Design Final_AXI_to_APB_Bridge, start of the top module:
module Final_AXI_to_APB_Bridge #(
    parameter AXI_ADDR_WIDTH    = 32,
    parameter AXI_DATA_WIDTH    = 32,
    parameter AXI_MAX_BURST_LEN = 8,
    parameter AXI_BURST_WIDTH   = 2,
    parameter AXI_SIZE_WIDTH    = 3,
    parameter APB_ADDR_WIDTH    = 32,
    parameter APB_DATA_WIDTH    = 32
)(
    input  [AXI_ADDR_WIDTH-1:0]    AWADDR,
    input  [AXI_BURST_WIDTH-1:0]   AWBURST,
    input  [AXI_MAX_BURST_LEN-1:0] AWLEN,
    input                          AWVALID,
    output                         AWREADY,
    input  [AXI_ADDR_WIDTH-1:0]    ARADDR,
    input  [AXI_BURST_WIDTH-1:0]   ARBURST,
    input  [AXI_MAX_BURST_LEN-1:0] ARLEN,
    input                          ARVALID,
    output                         ARREADY,
    input  [AXI_DATA_WIDTH-1:0]    WDATA,
    input                          WVALID,
    input                          WLAST,
    input  [AXI_DATA_WIDTH/8-1:0]  WSTRB,
    output                         WREADY,
    output [AXI_DATA_WIDTH-1:0]    RDATA,
    output [1:0]                   RRESP,
    output                         RVALID,
    output                         RLAST,
    input                          RREADY,
    output [1:0]                   BRESP,
    output                         BVALID,
    input                          BREADY,
    input                          ACLK,
    input                          ARESETn,
    output [APB_ADDR_WIDTH-1:0]    PADDR,
    output                         PWRITE,
    output                         PSEL1,
    output                         PSEL2,
    output                         PSEL3,
    output                         PSEL4,
    output                         PENABLE,
    output [APB_DATA_WIDTH-1:0]    PWDATA,
    input  [APB_DATA_WIDTH-1:0]    PRDATA,
    input                          PREADY
);
make LEC_CHECK=0 CAP_MARGIN=0 CELL_PAD_IN_SITES_DETAIL_PLACEMENT=2 CORE_ASPECT_RATIO=1.58 CORE_MARGIN=10 CORE_UTILIZATION=30 GPL_TIMING_DRIVEN=0 MAX_ROUTING_LAYER=met5 PLACE_DENSITY=0.56 SLEW_MARGIN=10 TNS_END_PERCENT=40 finish   # period 3.41 ns
run.sh (not shown) runs the stock make flow with config.mk's settings and CLKGATE_MAP_FILE=.
The starting point finished but fails on negative hold slack, max-capacitance violations, max-slew violations, negative setup slack.
Edit:
Settings changed: ABC_AREA set to 0, CAP_MARGIN 0 to 35, CORE_MARGIN 10 to 4, CORE_UTILIZATION 30 to 27, CTS_CLUSTER_SIZE set to 26, GPL_ROUTABILITY_DRIVEN set to 0, HOLD_SLACK_MARGIN set to 0.06.
With this change the flow finished with max-capacitance violations, max-slew violations, negative setup slack left.
Routed wire length goes up by 8.1%.
Via count goes up by 4.0%.
Worst setup slack loses 180 ps.
Cell count goes up by 3.5%.
Clock-buffer cell count goes down by 2.
Total power goes up by 3.7%.
Hold slack gains 370 ps.
Design area goes up by 1.1%.
Clock skew goes up by 38 ps.
Area after synthesis does not change.
Global-route usage goes up by 1.4 points.

Setup of violet:
Starting RTL as in the previous note.
make LEC_CHECK=0 ABC_AREA=1 CAP_MARGIN=20 CORE_ASPECT_RATIO=0.73 CORE_MARGIN=2 CORE_UTILIZATION=72 CTS_CLUSTER_DIAMETER=394 CTS_CLUSTER_SIZE=100 PLACE_DENSITY=0.42 SETUP_SLACK_MARGIN=0.84 SLEW_MARGIN=20 finish   # period 2.85 ns
Flow for violet halted at clock tree synthesis, error code DPL-0038.
[inputs] sierra vs violet
- a deleted SETUP_SLACK_MARGIN that had been 0.84
- a change of CORE_UTILIZATION from 72 to 58
- a change of CTS_CLUSTER_SIZE from 100 to 72
- a deleted CORE_ASPECT_RATIO that had been 0.73
- a deleted PLACE_DENSITY that had been 0.42
- a deleted CTS_CLUSTER_DIAMETER that had been 394
- a change of the clock period (ns, I/O delays scaled along) from 2.85 to 3.26
### Flow results
sierra finished all stages; however, its layout fails the closing checks, the failures being setup timing.
The core area in sierra sits 7600 um^2 above the value recorded for violet.
Diff violet..sierra | placed instance area | negligible
sierra vs violet: post-DP HPWL down
Higher count of placed standard cells including taps was reported by sierra, not violet.
Between sierra and violet, the difference in count of buffers from port buffering is negligible.
On overall chip area, violet beats sierra.
Input changes introduced in zinc (baseline for comparison: sierra):
- a deleted ABC_AREA that had been 1
- an added CTS_CLUSTER_DIAMETER of 28
- a change of CORE_UTILIZATION from 58 to 66
- a deleted CTS_CLUSTER_SIZE that had been 72
- a change of the clock period (ns, I/O delays scaled along) from 3.26 to 4.07
[summary]
- No final results exist for zinc, since it was stopped by error DPL-0033 during clock tree synthesis.
- Summary of zinc over sierra: starting density of the core moved up, horizontal die dimension fell about 13%, area fraction in mux cells +2.0 points, synthesized cell count -1034.
- Compared zinc vs sierra, and register share after synthesis is up in zinc.
- Diff sierra -> zinc: number of different library cells in the post-synthesis netlist +28%, chip area line of the yosys report lower, die area saw a decrease, vertical die dimension went down.
- Placer congestion estimate (zinc vs. sierra) decreases by a few percent
### zinc -> indigo
- removing CTS_CLUSTER_DIAMETER (formerly 28)
- changing CORE_UTILIZATION from 66 to 61
- setting PLACE_DENSITY to 0.6 for the first time
- changing the clock period (ns, I/O delays scaled along) from 4.07 to 6.12
Notes after the runs:
- From indigo to zinc, count of different cell masters after synthesis did not move at all.
- Going from zinc to indigo, cell count listed in synth_stat.txt was more or less identical, final weighted congestion of routability-driven global placement went up by about 0.5%.
- Measured against each other, indigo and zinc differ in number of placement rows, the lower figure coming from zinc.
- Reported for indigo and zinc, synthesized cell count turned out identical to the last digit.
- indigo completed; timing, DRC and antenna clean
Power and IR drop assume default switching activity.
